Setup of run 1:
// ahb
module ahb (
            hclk
           ,hresetn
           ,htrans
           ,haddr
           ,hwdata
           ,hready_in
           ,hsel
           ,hwrite
           ,hsize
           ,hresp
           ,hready_out
           ,hrdata
           ,frame_num    
           ,sample_in_frame
           ,com_2_ovl
           ,max_point_fft_core
           ,alpha
           ,quarter
           ,fft_num
           ,fft_stage_number
           ,mel_num
           ,cep_num
           ,trigger
           );
Size: roughly 2200 cells after synthesis, ~370 flip-flops.
clock: 2.47 ns
lec_check: 0
abc_area: 1
cap_margin: 20
core_margin: 2
core_utilization: 68
cts_cluster_size: 36
gpl_routability_driven: 0
hold_slack_margin: 0.29
setup_slack_margin: 0.69
slew_margin: 20
run.sh (not shown) runs the stock make flow with config.mk's settings and CLKGATE_MAP_FILE=.
Run 1 never completed, since it errored out during clock tree synthesis (4_1_cts).
#### Input delta (run 2 over run 1)
- putting CTS_CLUSTER_DIAMETER at 311 where nothing was set
- clearing HOLD_SLACK_MARGIN, which used to be 0.29
- clearing SETUP_SLACK_MARGIN, which used to be 0.69
- clearing CTS_CLUSTER_SIZE, which used to be 36
- clearing GPL_ROUTABILITY_DRIVEN, which used to be 0
- swapping 2.47 for 2.62 in the clock period (ns, I/O delays scaled along)
## What came out
- FAIL run 2 @ global routing (5_1_grt): tool exited with error
- Taking run 1 as the reference, in run 2 proportion of register bits with asynchronous set or reset after synthesis level; HPWL after detailed placement moved down.
- Comparing run 2 against run 1, there is no change at all in number of standard cells after synthesis.
- Diff run 1 -> run 2: cell area after placement ~0 delta; distinct cell type count of the synthesized netlist ~0 delta; minimum setup slack after placement +0.18 ns; standard cell core area ~0 delta; synthesized area per cell ~0 delta.
- Count of input and output buffers came out exactly the same in run 2 and run 1.
Modified inputs, run 3 compared to run 2
- a change of CORE_UTILIZATION from 68 to 40
- a deleted CTS_CLUSTER_DIAMETER that had been 311
- a deleted ABC_AREA that had been 1
- a change of the clock period (ns, I/O delays scaled along) from 2.62 to 10.0
Notes after the runs:
Run 3: all stages complete, timing, DRC and antenna checks passed. Going from run 2 to run 3, register share after synthesis grows by 1.8 points. The post-synthesis area per instance reported for run 3 is greater than that of run 2 by 95%. Floorplan die width (run 3 over run 2): increase, 28%. On area after synthesis, run 2 loses to run 3. A prevailing logic family in the synthesized netlist of simple AND/OR/NAND/NOR gates is what run 2 shows, while multiplexers belongs to run 3. Relative to run 2, the area of the core of run 3 is higher by 65%. Relative to run 2, cell count after synthesis decreased by about 50% in run 3. Y dimension of the die: run 3 and run 2 compared, lower one is run 2.
Changes in run 4 relative to run 3:
- swapping 10.0 for 4.44 in the clock period (ns, I/O delays scaled along)
==> comparison <==
- | area used by multi-input combinational logic | run 3 vs run 4 | ≈ equal |
- When run 4 is measured against run 3, its slack of the critical path turns out 4.46 ns lower.
- Worst hold slack was lower in the run labelled run 4.
- Run 4 and run 3 ended up with roughly the same core utilization.
- Run 3 ended up with the clock network as its heaviest power group; run 4 ended up with sequential cells.
- Global router's overall resource usage: run 4 vs run 3, no meaningful difference
- Taking run 3 as the reference point, the critical path depth of run 4 falls by 1.
- There was hardly any difference in area added between synthesis and finish between run 3 and run 4.
- For combinational share of cell area, run 4 and run 3 come out practically identical.
[inputs] run 5 vs run 4
- swapping 40 for 62 in CORE_UTILIZATION
- putting ABC_AREA at 1 where nothing was set
- swapping 4.44 for 8.14 in the clock period (ns, I/O delays scaled along)
### Flow results
- Layout filler cell count (higher): run 4
- For run 5, the worst setup path endpoint was hrdata[6]$_DFF_PN0_, unlike run 4, where it was hrdata[24]$_DFF_PN0_.
- When run 5 is measured against run 4, its critical path required time turns out 3.70 ns higher.
- Compared with run 4, run 5 improves register-to-register slack.
- Run 5 vs. run 4: tapcell count went down by 183, fraction of synthesized area in multiplexers went down by 23 points, core occupancy in the finished layout went up by 28 points, layout clock buffer count went up by 1.7%.
No activity file was given, so power comes from the tool's default toggle rates.
